// sensor_if
module sensor_if(input sens_active,reset,clk,output passed);
Size: about 260 flip-flops, ~0.0093 mm2 of cells after synthesis.
clock: 4.48 ns
lec_check: 0
cap_margin: 20
core_margin: 2
core_utilization: 72
cts_cluster_diameter: 44
cts_cluster_size: 40
hold_slack_margin: -0.1
setup_slack_margin: 1.09
slew_margin: 20
run.sh (not shown) runs the stock make flow with config.mk's settings and CLKGATE_MAP_FILE=.
Change:
- ABC_AREA: not set -> 1
- CORE_UTILIZATION: 72 -> 70
- CTS_CLUSTER_DIAMETER: 44 -> not set
- CTS_CLUSTER_SIZE: 40 -> not set
- HOLD_SLACK_MARGIN: -0.1 -> not set
- SETUP_SLACK_MARGIN: 1.09 -> not set
- clock period: 4.48 -> 1.43 ns (I/O delays scaled with it)
Total power came out higher to 4.1 times its value.
Setup slack degrades by 1.9 ns.
Die area came out higher by 72%.
Clock power came out higher to 3.3 times its value.
Wire length came out higher by 140%.
Worst hold slack improves by 0.051 ns.
Design area came out higher by 74%.
Non-clock buffer count came out higher by 87.
Register-to-register slack degrades by 2.4 ns.
Via count came out higher by 130%.
Change:
- ABC_AREA: 1 -> not set
- CTS_CLUSTER_SIZE: not set -> 40
- HOLD_SLACK_MARGIN: not set -> -0.1
- SETUP_SLACK_MARGIN: not set -> 1.09
- clock period: 1.43 -> 3.83 ns (I/O delays scaled with it)
The new run completed without violations.
Wire length went down by 57%.
Register-to-register slack improved by 1.9 ns.
Non-clock buffer count drops by 82.
Total power went down by 73%.
Worst setup slack gets better by 1.6 ns.
Die size drops by 40%.
Change:
- ABC_AREA: not set -> 1
- CORE_UTILIZATION: 70 -> 72
- CTS_CLUSTER_SIZE: 40 -> not set
- HOLD_SLACK_MARGIN: -0.1 -> not set
- SETUP_SLACK_MARGIN: 1.09 -> not set
- clock period: 3.83 -> 1.45 ns (I/O delays scaled with it)
Effect: Power rises to 3.5 times its value. Die area rises by 63%. Global-route usage grows by 8.4 points. Non-clock buffer count rose by 82. Cell count went up by 140%.


## garnet
sensor_if again, from the RTL that the note above started with.
Settings: LEC_CHECK=0, ABC_AREA=1, CAP_MARGIN=30, CELL_PAD_IN_SITES_GLOBAL_PLACEMENT=3, CORE_MARGIN=2, CORE_UTILIZATION=40, CTS_CLUSTER_DIAMETER=22, CTS_CLUSTER_SIZE=37, MIN_ROUTING_LAYER=met2, SLEW_MARGIN=20; clock period 1.91 ns.
FAIL garnet @ global placement without I/O: tool exited with error
Relative to garnet, the following input files were edited for ember:
Settings: clearing MIN_ROUTING_LAYER, which used to be met2; clearing CTS_CLUSTER_SIZE, which used to be 37; swapping 40 for 72 in CORE_UTILIZATION; clearing CELL_PAD_IN_SITES_GLOBAL_PLACEMENT, which used to be 3; swapping 30 for 20 in CAP_MARGIN; clearing CTS_CLUSTER_DIAMETER, which used to be 22; swapping 1.91 for 1.43 in the clock period (ns, I/O delays scaled along).
==> results <==
ember closes out successfully: all stages finished, all timing, DRC and antenna checks passed. Summary of ember over garnet: number of cell rows lost 25%; average cell area after synthesis neither gained nor lost much; and-or/or-and share of the synthesized area neither gained nor lost much; count of different cell masters after synthesis neither gained nor lost much. ember vs garnet: die width down by more than 10%. Y dimension of the die: ember vs garnet down about 25%. Diff ember..garnet | yosys cell count | unchanged. Synthesized area came out exactly the same in ember and garnet. In the flow results for ember and garnet, the placeable core region is smaller on ember. Chip area improves in ember relative to garnet.
The following lists how fjord was set up differently from ember:
Settings: CORE_UTILIZATION: 72 -> 70; the clock period (ns, I/O delays scaled along): 1.43 -> 1.46.
- ~same count of different cell masters after synthesis in ember and fjord
- In the tables for ember and fjord, total power reads higher with fjord.
- The run showing the smaller clock share of power is ember.
- In the metrics for ember and fjord, the one carrying the lower setup slack of the critical path after layout is fjord.
- Compare ember and fjord | critical path depth lower: ember
Modified inputs, maple compared to fjord
Settings: a change of CORE_UTILIZATION from 70 to 40; a deleted ABC_AREA that had been 1; a change of the clock period (ns, I/O delays scaled along) from 1.46 to 5.0.
==> comparison <==
- [compare] base=fjord new=maple: maximum number of pins on one net before global-route repair went up, headroom to the max-slew limit went down, total power went down, cell area went down, met1 capacity usage during global routing went down.
- Number of fill cells in the layout: lower on fjord
- Combined area of the multi-input logic cells, maple and fjord: higher on fjord


Setup of run A:
sensor_if again, from the RTL that the note above started with.
clock: 1.45 ns
lec_check: 0
abc_area: 1
cap_margin: 20
core_margin: 2
core_utilization: 72
cts_cluster_diameter: 292
cts_cluster_size: 10
place_density_lb_addon: 0.01
setup_slack_margin: 0.08
slew_margin: 20
No stage failed in run A, and the final checks on the layout all came back clean.
Input-level comparison between run B and run A:
Settings: PLACE_DENSITY_LB_ADDON removed (was 0.01); CTS_CLUSTER_DIAMETER removed (was 292); ABC_AREA removed (was 1); CTS_CLUSTER_SIZE removed (was 10); SETUP_SLACK_MARGIN removed (was 0.08); CORE_UTILIZATION changed from 72 to 18; the clock period (ns, I/O delays scaled along) changed from 1.45 to 6.12.
==> results <==
Row wire length after detailed routing: run B lower / run A higher. Delta (run B minus run A): area figure in the yosys stat output went down by about 40%; die size has increased.
## Diff of input files: run C against run B
Settings: a change of CORE_UTILIZATION from 18 to 36; a change of the clock period (ns, I/O delays scaled along) from 6.12 to 2.57.
==> comparison <==
Between run C and run B, it is run C whose routed length per instance is higher, by about 26%.
Run C ended up with a higher met1 capacity usage during global routing than run B did.
Of the two values seen for critical path's slowest cell, sky130_fd_sc_hd__clkdlybuf4s50_1 was produced by run C and sky130_fd_sc_hd__and2b_4 by run B.
Between run B and run C, global-route track usage on met3 is lower for run B, run C comes in above that.
Design area essentially unchanged between run B and run C.
Run B -> run C: simple-gate portion of the synthesized area delta 0, exact match
Run B has lower clock network fraction of total power than run C.
| total of cells resized after clock tree synthesis | run C vs run B | ≈ equal |
The following lists how run D was set up differently from run C:
Settings: setting ABC_AREA to 1 for the first time; changing CORE_UTILIZATION from 36 to 72; changing the clock period (ns, I/O delays scaled along) from 2.57 to 1.48.
==> comparison <==
- Per the comparison of run D with run C, smallest hold slack moved up; portion of total power attributed to combinational logic went up by 17 points; post-synthesis cell count from yosys grew by about 150%.
- Run D: no failed stages, no open violations at the end
- Comparing run D and run C, the higher area of the multi-input gates was measured on run D.
- [compare] base=run C new=run D: clock buffer count decreased about 2.5%, via count increased 9466, synthesized netlist cell count increased 150%.
- [compare] base=run C new=run D: layout-stage area growth over the synthesis result down 2.8 points, flip-flop and latch share of the layout cell area now smaller, routed wire length +about 130%.
Input-level comparison between run E and run D:
Settings: SLEW_MARGIN now 0, was 20; CAP_MARGIN now 0, was 20; CTS_CLUSTER_SIZE now 26, previously not set; CORE_ASPECT_RATIO now 1.41, previously not set; PLACE_DENSITY now 0.67, previously not set; GPL_ROUTABILITY_DRIVEN now 1, previously not set; ABC_AREA now 0, was 1; CTS_CLUSTER_DIAMETER now 23, previously not set; CORE_UTILIZATION now 17, was 72; TNS_END_PERCENT now 80, previously not set; MAX_ROUTING_LAYER now met5, previously not set; GPL_TIMING_DRIVEN now 0, previously not set; CORE_MARGIN now 3, was 2; CELL_PAD_IN_SITES_DETAIL_PLACEMENT now 1, previously not set.
Findings:
Run E completed end to end; final checks failed (setup timing).
Run E vs. run D: worst hold slack moved down, area of all placed cells without fillers moved down, met1 usage moved down, area growth from synthesis to layout moved up, post-placement cell area moved down.
Run E vs run D — area after synthesis dropped 0.0065 mm².
--- input diff run E..run F ---
Settings: a change of CORE_MARGIN from 3 to 4; an added HOLD_SLACK_MARGIN of 0.09; a change of ABC_AREA from 0 to 1; a change of PLACE_DENSITY from 0.67 to 0.5; a change of TNS_END_PERCENT from 80 to 75; an added SETUP_SLACK_MARGIN of 0.24; a change of CTS_CLUSTER_SIZE from 26 to 35; an added CELL_PAD_IN_SITES_GLOBAL_PLACEMENT of 3; an added MIN_ROUTING_LAYER of met2; a change of MAX_ROUTING_LAYER from met5 to met4; a change of CELL_PAD_IN_SITES_DETAIL_PLACEMENT from 1 to 0.
==> comparison <==
- To summarise run F: no stage aborted, but the layout did not pass its checks, failing on DRC, setup timing.
- Summary of run F over run E: area of all placed cells without fillers went up by about 90%; maximum single-stage delay on the critical path went down by 0.06 ns; maximum number of pins on one net before global-route repair went up by 3; relative area change from synthesis to final layout went up by 14 points; worst path required time went up by 0.16 ns.
- In the flow results for run F and run E, the minimum clock period after layout is smaller on run F.


Setup of v42:
sensor_if again, from the RTL that the note above started with.
## sensor_if
module sensor_if(input sens_active,reset,clk,output passed);
reg [255-1:0] shift_reg;
reg compleated,uninterupted;
  always @(posedge clk) begin
  if(~reset && sens_active && ~uninterupted)begin
      shift_reg <= {shift_reg[255-2:0], sens_active};
      if(shift_reg[255-1])begin
        uninterupted = 1;
        shift_reg <= 0;
      end
    end  
    if(~reset && uninterupted && ~sens_active)begin
      shift_reg <= {shift_reg[255-2:0], ~sens_active};
    end if(uninterupted && shift_reg[255-1] && ~sens_active) begin
      compleated = 1;
    end
    if(reset) begin
      shift_reg <= 0;
      compleated = 0;
      uninterupted = 0;
    end
  end
  assign passed = compleated;
endmodule
Settings: LEC_CHECK=0, ABC_AREA=0, CAP_MARGIN=0, CORE_ASPECT_RATIO=1.41, CORE_MARGIN=2, CORE_UTILIZATION=72, CTS_CLUSTER_DIAMETER=316, CTS_CLUSTER_SIZE=26, GPL_TIMING_DRIVEN=1, HOLD_SLACK_MARGIN=0.07, MAX_ROUTING_LAYER=met4, PLACE_DENSITY=0.67, SLEW_MARGIN=0; clock period 1.52 ns.
Input-level comparison between v13 and v42:
- removing CTS_CLUSTER_SIZE (formerly 26)
- removing PLACE_DENSITY (formerly 0.67)
- removing ABC_AREA (formerly 0)
- changing CAP_MARGIN from 0 to 20
- removing HOLD_SLACK_MARGIN (formerly 0.07)
- removing CORE_ASPECT_RATIO (formerly 1.41)
- removing GPL_TIMING_DRIVEN (formerly 1)
- changing CORE_UTILIZATION from 72 to 40
- removing CTS_CLUSTER_DIAMETER (formerly 316)
- changing SLEW_MARGIN from 0 to 20
- removing MAX_ROUTING_LAYER (formerly met4)
- changing the clock period (ns, I/O delays scaled along) from 1.52 to 2.57
Findings:
v13 | stages: all done | timing, DRC, antenna: all pass. Looking at category of the most critical setup path, the reg2reg result is from v42; the reg2out one comes from v13. Row met3 global-route usage: v13 higher / v42 lower. Taking v42 as the reference, in v13 total routing usage reported by global routing decreased by 11 points relative to the old numbers, worst-case setup margin in the final layout increased by 0.55 ns relative to the old numbers, fraction of area in multi-input gates decreased by 1.2 points relative to the old numbers, area of the die increased by about 80% relative to the old numbers. Going from v42 to v13, routed length on met1 grew by more than 10%. Going from v42 to v13, share of total power in combinational logic -1.6 points; cell area +2.8%. Re total power: v13 is about 26% down on v42. Combined area of the multi-input logic cells is lower on v13.
> inputs changed (v13 -> v49)
- PLACE_DENSITY: unset -> 0.95
- CORE_UTILIZATION: 40 -> 72
- SETUP_SLACK_MARGIN: unset -> 0.22
- the clock period (ns, I/O delays scaled along): 2.57 -> 1.43
v49 had finished all stages when the layout checks came back failing, citing setup timing.
[compare] base=v13 new=v49: setup slack after layout has decreased, clock-buffer cell count saw a decrease, iteration tally of the first detailed-router pass shows an increase of 23, register-to-register slack lost 1.73 ns, number of buffers other than clock buffers in the final layout shows an increase of 260%.
Input-level comparison between v7 and v49:
- a change of PLACE_DENSITY from 0.95 to 0.4
- a change of SETUP_SLACK_MARGIN from 0.22 to 0.19
Results
Status v7: flow complete, layout not clean - setup timing
Changes observed in v7 relative to v49: first-pass GRT wire length saw a decrease, clock power picked up an extra about 2%, logic gate fraction of the total cell area now sits lower.
diff inputs: v7 => v35
- CTS_CLUSTER_SIZE now 26, previously not set
- PLACE_DENSITY now 0.37, was 0.4
- ABC_AREA now 0, previously not set
- GPL_TIMING_DRIVEN now 1, previously not set
- MAX_ROUTING_LAYER now met4, previously not set
- CTS_CLUSTER_DIAMETER now 316, previously not set
- HOLD_SLACK_MARGIN now 0.07, previously not set
- CAP_MARGIN now 0, was 20
- CORE_ASPECT_RATIO now 1.41, previously not set
- SLEW_MARGIN now 40, was 20
- SETUP_SLACK_MARGIN no longer set, was 0.19
Notes after the runs:
- Comparing power consumed by combinational cells for v35 and v7, the smaller number came from v35.
- v35 has completed all stages; timing, DRC and antenna checks passed.
- Against v7, v35 reports a flop share of the area that is higher.
- The run with more routed wire is v7, not v35.
- Post-synthesis to final-layout area growth | v35 below v7
- Lower worst setup slack goes to v7 over v35.
Power figures rest on the tool's default switching activity, not on a simulated workload.
